## run 1
## Final_AXI_to_APB_Bridge
module Final_AXI_to_APB_Bridge #(
    parameter AXI_ADDR_WIDTH    = 32,
    parameter AXI_DATA_WIDTH    = 32,
    parameter AXI_MAX_BURST_LEN = 8,
    parameter AXI_BURST_WIDTH   = 2,
    parameter AXI_SIZE_WIDTH    = 3,
    parameter APB_ADDR_WIDTH    = 32,
    parameter APB_DATA_WIDTH    = 32
)(
    input  [AXI_ADDR_WIDTH-1:0]    AWADDR,
    input  [AXI_BURST_WIDTH-1:0]   AWBURST,
    input  [AXI_MAX_BURST_LEN-1:0] AWLEN,
    input                          AWVALID,
    output                         AWREADY,
    input  [AXI_ADDR_WIDTH-1:0]    ARADDR,
    input  [AXI_BURST_WIDTH-1:0]   ARBURST,
    input  [AXI_MAX_BURST_LEN-1:0] ARLEN,
    input                          ARVALID,
    output                         ARREADY,
    input  [AXI_DATA_WIDTH-1:0]    WDATA,
    input                          WVALID,
    input                          WLAST,
    input  [AXI_DATA_WIDTH/8-1:0]  WSTRB,
    output                         WREADY,
    output [AXI_DATA_WIDTH-1:0]    RDATA,
    output [1:0]                   RRESP,
    output                         RVALID,
    output                         RLAST,
    input                          RREADY,
    output [1:0]                   BRESP,
    output                         BVALID,
    input                          BREADY,
    input                          ACLK,
    input                          ARESETn,
    output [APB_ADDR_WIDTH-1:0]    PADDR,
    output                         PWRITE,
    output                         PSEL1,
    output                         PSEL2,
    output                         PSEL3,
    output                         PSEL4,
    output                         PENABLE,
    output [APB_DATA_WIDTH-1:0]    PWDATA,
    input  [APB_DATA_WIDTH-1:0]    PRDATA,
    input                          PREADY
);
export LEC_CHECK = 0
export ABC_AREA = 1
export CAP_MARGIN = 20
export CORE_ASPECT_RATIO = 0.73
export CORE_MARGIN = 2
export CORE_UTILIZATION = 72
export CTS_CLUSTER_DIAMETER = 394
export CTS_CLUSTER_SIZE = 11
export PLACE_DENSITY = 0.42
export SETUP_SLACK_MARGIN = 0.84
export SLEW_MARGIN = 20
export TNS_END_PERCENT = 5
create_clock -name core_clock -period 2.85 [get_ports {ACLK}]
run.sh (not shown) runs the stock make flow with config.mk's settings and CLKGATE_MAP_FILE=.
As the logs show, run 1 stopped at 4_1_cts after a tool error, so it never reached the end of the flow.
> inputs changed (run 1 -> run 2)
Settings: a deleted TNS_END_PERCENT that had been 5; a change of CTS_CLUSTER_SIZE from 11 to 100.
--- outcome ---
In the summary table, run 2 is marked failed, with error DPL-0038 raised in 4_1_cts. Post-placement cell area across run 1 and run 2: no real change. Final RePlAce weighted congestion (run 2 / run 1): 1.09. On cell count after placement: between run 1 and run 2, it ends up higher for run 1.
#### Input delta (run 3 over run 2)
Settings: removing ABC_AREA (formerly 1); removing SETUP_SLACK_MARGIN (formerly 0.84); changing CORE_UTILIZATION from 72 to 69; removing CORE_ASPECT_RATIO (formerly 0.73); changing PLACE_DENSITY from 0.42 to 0.6.
[summary]
Area of the chip in run 3 is 9.8% below run 2. No final results exist for run 3, since it was stopped by error DPL-0038 during 4_1_cts. Taking run 2 over run 3, the synthesized area ratio works out to 1.16. Run 3 vs run 2, synthesized netlist cell count went down by 33%.
#### Input delta (run 4 over run 3)
Settings: clearing CTS_CLUSTER_DIAMETER, which used to be 394; clearing CTS_CLUSTER_SIZE, which used to be 100; putting ABC_AREA at 1 where nothing was set; swapping 69 for 61 in CORE_UTILIZATION; putting TNS_END_PERCENT at 5 where nothing was set; swapping 2.85 for 3.54 in the clock period (ns, I/O delays scaled along).
### Flow results
Run 4: flow complete, layout not clean; failing: negative setup slack
The higher multiplexer fraction of the synthesized cell area of run 3 and run 4 is in run 3.
Compared with run 3, in run 4 die size rose by 0.0088 mm², area figure in the yosys stat output rose by about 16%, die span in y rose by 14%, unique cell type count in the Yosys netlist fell by 18, fraction of the yosys area taken by sequential cells fell by 5.0 points.
Share of synthesized cell area in and-or and or-and compound cells ends up lower on run 4.
Of run 4 and run 3, it is run 4 that has the higher placement-stage worst setup slack.
Sort run 3 and run 4 by number of standard cells after synthesis, descending, and run 4 comes first.
The inputs of run 5 differ from those of run 4 as listed below.
Settings: putting CTS_CLUSTER_SIZE at 34 where nothing was set; clearing ABC_AREA, which used to be 1; swapping 61 for 58 in CORE_UTILIZATION; swapping 3.54 for 3.23 in the clock period (ns, I/O delays scaled along).
[summary]
In run 5 the implementation completed, yet the final layout does not meet the checks, the culprit being negative setup slack. Changes observed in run 5 relative to run 4: power spent charging and discharging nets dropped about 25%; worst slack on hold paths dropped 160 ps; routed wire length dropped about 25%; number of multi-input combinational cells dropped 702. Relative to run 4, total setup violations reported at the end of the flow increased by 42 in run 5. Summary of run 5 over run 4: final clock period utilization by the worst path higher; share of async-settable or async-resettable flops after synthesis now sits at about the same level. Inverter count of the layout excluding clock inverters down 83% in run 5 wrt run 4.
Setup changes, run 5 to run 6
Settings: removing PLACE_DENSITY (formerly 0.6); removing CTS_CLUSTER_SIZE (formerly 34); setting CTS_CLUSTER_DIAMETER to 28 for the first time; removing TNS_END_PERCENT (formerly 5); changing CORE_UTILIZATION from 58 to 66; changing the clock period (ns, I/O delays scaled along) from 3.23 to 4.07.
[summary]
- Run 6 did not run to completion, as it errored out during 4_1_cts.
- Nothing crashed in run 5 and all stages finished; the problem is that the final layout failed, the offending checks being negative setup slack.
- Re fraction of registers with async set/reset: no difference whatsoever between run 5 and run 6.
- What run 6 reported for core area has to be multiplied by 1.14 to get the figure for run 5.
- Compared with run 5, run 6 shows die span in y that has gone down by a few percent.
- When run 6 is measured against run 5, its placed wire-length estimate after detailed placement turns out about 0.33% lower.
- Of run 6 and run 5, run 6 shows the lower width of the die, with run 5 above it.
- Run 6 has routability-driven placement congestion ratio below what run 5 had.
- Run 5 has a higher count of placed standard cells including taps than run 6.
- Minimum setup slack after placement on run 6 is ahead of run 5.
- Against run 5, post-placement cell area in run 6 fell slightly.
- Run 6 vs run 5 — full die area dropped about 12%.

* * *

Final_AXI_to_APB_Bridge again, from the RTL that the note above started with.
Settings: LEC_CHECK=0, CAP_MARGIN=20, CORE_MARGIN=2, CORE_UTILIZATION=68, CTS_CLUSTER_DIAMETER=28, CTS_CLUSTER_SIZE=36, HOLD_SLACK_MARGIN=-0.05, SLEW_MARGIN=20; clock period 4.07 ns.
The baseline died in 4_1_cts on DPL-0038.
==> next run, changes <==
- ABC_AREA: unset -> 1
- CORE_UTILIZATION: 68 -> 58
- CTS_CLUSTER_DIAMETER: 28 -> unset
- CTS_CLUSTER_SIZE: 36 -> 72
- HOLD_SLACK_MARGIN: -0.05 -> unset
- clock period: 4.07 -> 3.26 ns (I/O delays scaled with it)
After rerunning:
- The new run finished with negative setup slack left
- die area grows by about 35%
- synthesized area grows by 16%
- synthesized cell count grows by about 50%
==> next run, changes <==
- ABC_AREA: 1 -> unset
- CORE_UTILIZATION: 58 -> 65
- CTS_CLUSTER_SIZE: 72 -> unset
- SETUP_SLACK_MARGIN: unset -> 1.03
- clock period: 3.26 -> 4.07 ns (I/O delays scaled with it)
Outcome: The changed run ended with an error in 5_1_grt, error GRT-0232. Synthesized area is lower by 14%. Synthesized cell count drops by 33%. Die area drops by 23%.

* * *

Starting RTL as in the previous note.
==> flow/design.v (excerpt) <==
module Final_AXI_to_APB_Bridge #(
    parameter AXI_ADDR_WIDTH    = 32,
    parameter AXI_DATA_WIDTH    = 32,
    parameter AXI_MAX_BURST_LEN = 8,
    parameter AXI_BURST_WIDTH   = 2,
    parameter AXI_SIZE_WIDTH    = 3,
    parameter APB_ADDR_WIDTH    = 32,
    parameter APB_DATA_WIDTH    = 32
)(
    input  [AXI_ADDR_WIDTH-1:0]    AWADDR,
    input  [AXI_BURST_WIDTH-1:0]   AWBURST,
    input  [AXI_MAX_BURST_LEN-1:0] AWLEN,
    input                          AWVALID,
    output                         AWREADY,
    input  [AXI_ADDR_WIDTH-1:0]    ARADDR,
    input  [AXI_BURST_WIDTH-1:0]   ARBURST,
    input  [AXI_MAX_BURST_LEN-1:0] ARLEN,
    input                          ARVALID,
    output                         ARREADY,
    input  [AXI_DATA_WIDTH-1:0]    WDATA,
    input                          WVALID,
    input                          WLAST,
    input  [AXI_DATA_WIDTH/8-1:0]  WSTRB,
    output                         WREADY,
    output [AXI_DATA_WIDTH-1:0]    RDATA,
    output [1:0]                   RRESP,
    output                         RVALID,
    output                         RLAST,
    input                          RREADY,
    output [1:0]                   BRESP,
    output                         BVALID,
    input                          BREADY,
    input                          ACLK,
    input                          ARESETn,
    output [APB_ADDR_WIDTH-1:0]    PADDR,
    output                         PWRITE,
    output                         PSEL1,
    output                         PSEL2,
    output                         PSEL3,
    output                         PSEL4,
    output                         PENABLE,
    output [APB_DATA_WIDTH-1:0]    PWDATA,
    input  [APB_DATA_WIDTH-1:0]    PRDATA,
    input                          PREADY
);
clock: 4.07 ns
lec_check: 0
cap_margin: 20
core_margin: 2
core_utilization: 71
cts_cluster_diameter: 28
cts_cluster_size: 52
setup_slack_margin: -0.34
slew_margin: 20
The baseline aborted during clock tree synthesis (4_1_cts) (DPL-0038).
Next try:
Settings changed: CORE_UTILIZATION 71 to 40, CTS_CLUSTER_DIAMETER 28 to unset, CTS_CLUSTER_SIZE 52 to unset, PLACE_DENSITY set to 0.6, SETUP_SLACK_MARGIN -0.34 to unset.
Clock period 4.07 ns to 5.82 ns, I/O delays scaled along.
Outcome:
- This time the run completed without violations
- synthesized cell count stays the same
- synthesized area does not change
- die size went up by well over a third
Next try:
Settings changed: CORE_UTILIZATION 40 to 66, CTS_CLUSTER_DIAMETER set to 32, MAX_ROUTING_LAYER set to met4.
Clock period 5.82 ns to 5.62 ns, I/O delays scaled along.
=> Hold slack gets better by 0.0041 ns; routed wire length rises by 7.8%; total power grows by 18%; synthesized area stays the same; core utilization grows by 35 points; sequential power went up by about 6%.
Next try:
Settings changed: CORE_UTILIZATION 66 to 58, CTS_CLUSTER_DIAMETER 32 to unset, MAX_ROUTING_LAYER met4 to unset, PLACE_DENSITY 0.6 to unset, SETUP_SLACK_MARGIN set to -0.34.
Clock period 5.62 ns to 4.07 ns, I/O delays scaled along.
Result: With this change the flow reached the layout checks and failed them: negative setup slack. Final area increases by 5.7%. Non-clock buffer count went up by 135. Clock power goes down by 12%. Worst hold slack gets worse by 0.15 ns. Die area goes up by 13%.

* * *

Final_AXI_to_APB_Bridge again, from the RTL that the note above started with.
==> flow/config.mk <==
export PLATFORM = sky130hd
export DESIGN_NAME = Final_AXI_to_APB_Bridge
export DESIGN_NICKNAME = Final_AXI_to_APB_Bridge
export VERILOG_FILES = /design/flow/design.v
export SDC_FILE = /design/flow/constraint.sdc
export NUM_CORES = 4
export LEC_CHECK = 0
export CAP_MARGIN = 20
export CELL_PAD_IN_SITES_DETAIL_PLACEMENT = 2
export CELL_PAD_IN_SITES_GLOBAL_PLACEMENT = 3
export CORE_MARGIN = 2
export CORE_UTILIZATION = 40
export SLEW_MARGIN = 30
==> flow/constraint.sdc <==
create_clock -name core_clock -period 6.75 [get_ports {ACLK}]
set_input_delay 1.3500 -clock core_clock [delete_from_list [all_inputs] [get_ports {ACLK}]]
set_output_delay 1.3500 -clock core_clock [all_outputs]
set_load 0.01 [all_outputs]
The starting point produced a clean layout.
Then changed:
Settings changed: CELL_PAD_IN_SITES_DETAIL_PLACEMENT 2 to not set, CELL_PAD_IN_SITES_GLOBAL_PLACEMENT 3 to not set, CORE_UTILIZATION 40 to 61, PLACE_DENSITY set to 0.6, SLEW_MARGIN 30 to 20.
Clock period 6.75 ns to 6.12 ns, I/O delays scaled along.
Total power grows by a few percent; combinational power went up slightly; flip-flop count is unchanged; area after synthesis stays the same; non-clock buffer count goes up by 13; wire length shrinks by a quarter to a third.
Then changed:
Settings changed: CORE_UTILIZATION 61 to 70, PLACE_DENSITY 0.6 to not set, PLACE_DENSITY_LB_ADDON set to 0.27.
Clock period 6.12 ns to 4.75 ns, I/O delays scaled along.
=> The changed run aborted during global routing; die area decreases by roughly a tenth; synthesized cell count stays the same; synthesized area stays the same.
Then changed:
Settings changed: CORE_UTILIZATION 70 to 44, PLACE_DENSITY set to 0.6, PLACE_DENSITY_LB_ADDON 0.27 to not set.
Clock period 4.75 ns to 5.82 ns, I/O delays scaled along.
The new run ran to the end with no violations.
Die size rises by well over a third.
Synthesized area is unchanged.
Synthesized cell count stays the same.

* * *

run A:
Starting RTL as in the previous note.
clock: 4.35 ns
lec_check: 0
cap_margin: 20
core_margin: 2
core_utilization: 72
cts_cluster_diameter: 242
cts_cluster_size: 30
hold_slack_margin: -0.07
place_density: 0.6
slew_margin: 20
Run A did not run to completion, as it errored out during clock tree synthesis.
Input-level comparison between run B and run A:
- clearing CTS_CLUSTER_SIZE, which used to be 30
- clearing HOLD_SLACK_MARGIN, which used to be -0.07
- swapping 72 for 40 in CORE_UTILIZATION
- clearing CTS_CLUSTER_DIAMETER, which used to be 242
- swapping 4.35 for 6.0 in the clock period (ns, I/O delays scaled along)
Results
- Out of run A and run B, the only run to close with the timing, DRC and antenna checks passing was run B.
- Status(run A) = ERROR, stage = clock tree synthesis
- In terms of synthesized cell count, run A and run B differ only marginally.
- The lower post-placement worst setup slack came out of run A.
- Horizontal die dimension delta for run B relative to run A: 33% higher
- Re tally of unique sky130hd cells used after synthesis: no difference whatsoever between run A and run B.
- Diff run A -> run B | die size | increase of 22000 µm²
- Summary: with run A as the reference, height of the chip in run B moved up by more than a quarter.
- Reported for run A and run B, synthesized area divided by synthesized cell count turned out identical to the last digit.
- In the metrics for run A and run B, the one carrying the higher core region area is run B.
- Run A → run B: simple-gate share of the synthesized area held, site row count went up 20, chip area line of the yosys report held.
For run C, these inputs were changed with respect to run B:
- the clock period (ns, I/O delays scaled along) now 3.96, was 6.0
Results
- The layout from run C, despite a flow that completed every stage, fails the layout checks, with the failing checks listed as negative setup slack.
- Compare run C and run B | worst setup slack after layout higher: run B
- A timing startpoint of the critical path of AWADDR[3] is what run C shows, while AWADDR[2] belongs to run B.
- The wire length in run C is 1.10 times that in run B.

* * *

Starting RTL as in the previous note.
Settings: LEC_CHECK=0, CAP_MARGIN=20, CORE_MARGIN=2, CORE_UTILIZATION=66, HOLD_SLACK_MARGIN=-0.08, MAX_ROUTING_LAYER=met4, PLACE_DENSITY=0.6, SLEW_MARGIN=20; clock period 5.62 ns.
Then changed:
--- a/flow/config.mk
+++ b/flow/config.mk
@@ -10,4 +10,2 @@
-export CORE_UTILIZATION = 66
-export HOLD_SLACK_MARGIN = -0.08
-export MAX_ROUTING_LAYER = met4
-export PLACE_DENSITY = 0.6
+export CORE_UTILIZATION = 72
+export PLACE_DENSITY = 0.67
==> flow/constraint.sdc (replaced) <==
create_clock -name core_clock -period 4.62 [get_ports {ACLK}]
set_input_delay 0.9240 -clock core_clock [delete_from_list [all_inputs] [get_ports {ACLK}]]
set_output_delay 0.9240 -clock core_clock [all_outputs]
set_load 0.01 [all_outputs]
After rerunning: Now the flow failed in global routing (5_1_grt) with GRT-0116. Synthesized cell count does not change. Die area came out lower by 8.1%. Area after synthesis stays the same.
Then changed:
--- a/flow/config.mk
+++ b/flow/config.mk
@@ -7,0 +8 @@
+export ABC_AREA = 1
@@ -10,2 +11,2 @@
-export CORE_UTILIZATION = 72
-export PLACE_DENSITY = 0.67
+export CORE_UTILIZATION = 58
+export PLACE_DENSITY = 0.79
==> flow/constraint.sdc (replaced) <==
create_clock -name core_clock -period 3.26 [get_ports {ACLK}]
set_input_delay 0.6520 -clock core_clock [delete_from_list [all_inputs] [get_ports {ACLK}]]
set_output_delay 0.6520 -clock core_clock [all_outputs]
set_load 0.01 [all_outputs]
Effect: Now the flow produced a layout that fails on setup timing. Die area goes up by 43%. Synthesized area goes up by 16%. Synthesized cell count is higher by 49%.
Then changed:
--- a/flow/config.mk
+++ b/flow/config.mk
@@ -12 +12 @@
-export PLACE_DENSITY = 0.79
+export CTS_CLUSTER_SIZE = 76
The changed run reached the layout checks and failed them: setup timing. Sequential share of layout area stays flat. Die size is unchanged. Clock skew drops by 15 ps. Clock-buffer cell count climbs by 3. Power drops by 0.78%. Worst setup slack loses 20 ps. Critical path depth drops by 4. Via count climbs by 3.1%. Routed wire length climbs by 5.4%. First-iteration DRC count climbs by 10%.
Power figures rest on the tool's default switching activity, not on a simulated workload.
